Setup of the baseline:
// LMFE
module LMFE ( clk, reset, Din, in_en, busy, out_valid, Dout, mem_cen, mem_wen, mem_addr, mem_d, mem_q);
clock: 5.38 ns
lec_check: 0
abc_area: 1
cap_margin: 20
core_aspect_ratio: 0.92
core_margin: 2
core_utilization: 72
cts_cluster_diameter: 320
cts_cluster_size: 10
setup_slack_margin: 1.59
slew_margin: 20
tns_end_percent: 10
run.sh (not shown) runs the stock make flow with config.mk's settings and CLKGATE_MAP_FILE=.
### the baseline -> the candidate
Settings: a deleted CTS_CLUSTER_SIZE that had been 10; a change of CORE_UTILIZATION from 72 to 16; a deleted CTS_CLUSTER_DIAMETER that had been 320; a deleted TNS_END_PERCENT that had been 10; a deleted ABC_AREA that had been 1; a deleted CORE_ASPECT_RATIO that had been 0.92; a deleted SETUP_SLACK_MARGIN that had been 1.59; a change of the clock period (ns, I/O delays scaled along) from 5.38 to 4.21.
Results
Diff the baseline -> the candidate: worst hold margin now sits at about the same level; worst setup slack after layout now sits lower. On pre-placement core utilization: between the baseline and the candidate, it ends up lower for the candidate.

* * *

wip/quartz:
LMFE again, from the RTL that the note above started with.
clock: 5.38 ns
lec_check: 0
abc_area: 1
cap_margin: 20
core_aspect_ratio: 0.92
core_margin: 2
core_utilization: 72
cts_cluster_diameter: 311
cts_cluster_size: 10
setup_slack_margin: 1.59
slew_margin: 20
tns_end_percent: 10
Input changes introduced in wip/willow (baseline for comparison: wip/quartz):
==> flow/config.mk <==
export PLATFORM = sky130hd
export DESIGN_NAME = LMFE
export DESIGN_NICKNAME = LMFE
export VERILOG_FILES = /design/flow/design.v
export SDC_FILE = /design/flow/constraint.sdc
export NUM_CORES = 4
export LEC_CHECK = 0
export ABC_AREA = 1
export CAP_MARGIN = 20
export CORE_MARGIN = 2
export CORE_UTILIZATION = 72
export CTS_CLUSTER_DIAMETER = 400
export CTS_CLUSTER_SIZE = 96
export PLACE_DENSITY = 0.41
export SLEW_MARGIN = 20
==> flow/constraint.sdc <==
create_clock -name core_clock -period 2.34 [get_ports {clk}]
set_input_delay 0.4680 -clock core_clock [delete_from_list [all_inputs] [get_ports {clk}]]
set_output_delay 0.4680 -clock core_clock [all_outputs]
set_load 0.01 [all_outputs]
Status(wip/willow) = ERROR, stage = global routing
Summary of wip/willow over wip/quartz: multiplexer share of the synthesized area has remained practically unchanged, height of the die shows an increase of 9.3 um, chip footprint stayed essentially flat, synthesized net count saw little to no change.
wip/willow vs. wip/quartz: post-CTS resize count climbed 768, synthesized flop and latch total neither gained nor lost much.
### wip/willow -> wip/onyx
==> flow/config.mk <==
export PLATFORM = sky130hd
export DESIGN_NAME = LMFE
export DESIGN_NICKNAME = LMFE
export VERILOG_FILES = /design/flow/design.v
export SDC_FILE = /design/flow/constraint.sdc
export NUM_CORES = 4
export LEC_CHECK = 0
export CAP_MARGIN = 20
export CORE_MARGIN = 2
export CORE_UTILIZATION = 40
export SLEW_MARGIN = 20
==> flow/constraint.sdc <==
create_clock -name core_clock -period 4.21 [get_ports {clk}]
set_input_delay 0.8420 -clock core_clock [delete_from_list [all_inputs] [get_ports {clk}]]
set_output_delay 0.8420 -clock core_clock [all_outputs]
set_load 0.01 [all_outputs]
### Flow results
Tool error DPL-0038 stopped wip/willow during global routing; no final results. wip/onyx was carried through to the last stage, and its layout satisfied the timing, design-rule and antenna checks. wip/willow has a higher post-cts resize count than wip/onyx. wip/willow has a higher post-synthesis net count than wip/onyx. The synthesized area of wip/onyx is higher than that of wip/willow. Taking wip/willow as the reference, in wip/onyx cell area after placement went down by about 8%; proportion of synthesized area in mux cells went up by 9.6 points.

* * *

Starting RTL as in the previous note.
clock: 3.47 ns
lec_check: 0
abc_area: 1
cap_margin: 10
cell_pad_in_sites_global_placement: 0
core_aspect_ratio: 1.06
core_margin: 2
core_utilization: 70
cts_cluster_size: 81
gpl_timing_driven: 1
hold_slack_margin: 0.29
min_routing_layer: met1
place_density: 0.65
setup_slack_margin: 0.57
slew_margin: 20
The first run went through all stages and came out clean.
Then changed:
--- a/flow/config.mk
+++ b/flow/config.mk
@@ -9,12 +9,12 @@
 export CAP_MARGIN = 10
 export CELL_PAD_IN_SITES_GLOBAL_PLACEMENT = 0
-export CORE_ASPECT_RATIO = 1.06
+export CORE_ASPECT_RATIO = 0.93
 export CORE_MARGIN = 2
 export CORE_UTILIZATION = 70
 export CTS_CLUSTER_SIZE = 81
 export GPL_TIMING_DRIVEN = 1
-export HOLD_SLACK_MARGIN = 0.29
+export HOLD_SLACK_MARGIN = -0.06
 export MIN_ROUTING_LAYER = met1
-export PLACE_DENSITY = 0.65
-export SETUP_SLACK_MARGIN = 0.57
+export PLACE_DENSITY = 0.62
+export SETUP_SLACK_MARGIN = 0.02
 export SLEW_MARGIN = 20
==> flow/constraint.sdc (replaced) <==
create_clock -name core_clock -period 2.64 [get_ports {clk}]
set_input_delay 0.5280 -clock core_clock [delete_from_list [all_inputs] [get_ports {clk}]]
set_output_delay 0.5280 -clock core_clock [all_outputs]
set_load 0.01 [all_outputs]
What happened:
- The new run died in global routing, error ODB-0269
- die area is about the same
- synthesized cell count stays the same
- area after synthesis does not change
Then changed:
--- a/flow/config.mk
+++ b/flow/config.mk
@@ -9,5 +9,5 @@
 export CAP_MARGIN = 10
 export CELL_PAD_IN_SITES_GLOBAL_PLACEMENT = 0
-export CORE_ASPECT_RATIO = 0.93
+export CORE_ASPECT_RATIO = 1.06
 export CORE_MARGIN = 2
 export CORE_UTILIZATION = 70
@@ -16,5 +16,4 @@
 export HOLD_SLACK_MARGIN = -0.06
 export MIN_ROUTING_LAYER = met1
-export PLACE_DENSITY = 0.62
-export SETUP_SLACK_MARGIN = 0.02
+export SETUP_SLACK_MARGIN = -0.13
 export SLEW_MARGIN = 20
==> flow/constraint.sdc (replaced) <==
create_clock -name core_clock -period 2.41 [get_ports {clk}]
set_input_delay 0.4820 -clock core_clock [delete_from_list [all_inputs] [get_ports {clk}]]
set_output_delay 0.4820 -clock core_clock [all_outputs]
set_load 0.01 [all_outputs]
Outcome:
- The changed run ended with an error in global routing (GRT-0232)
- synthesized cell count is unchanged
- die area stays flat
- area after synthesis does not change
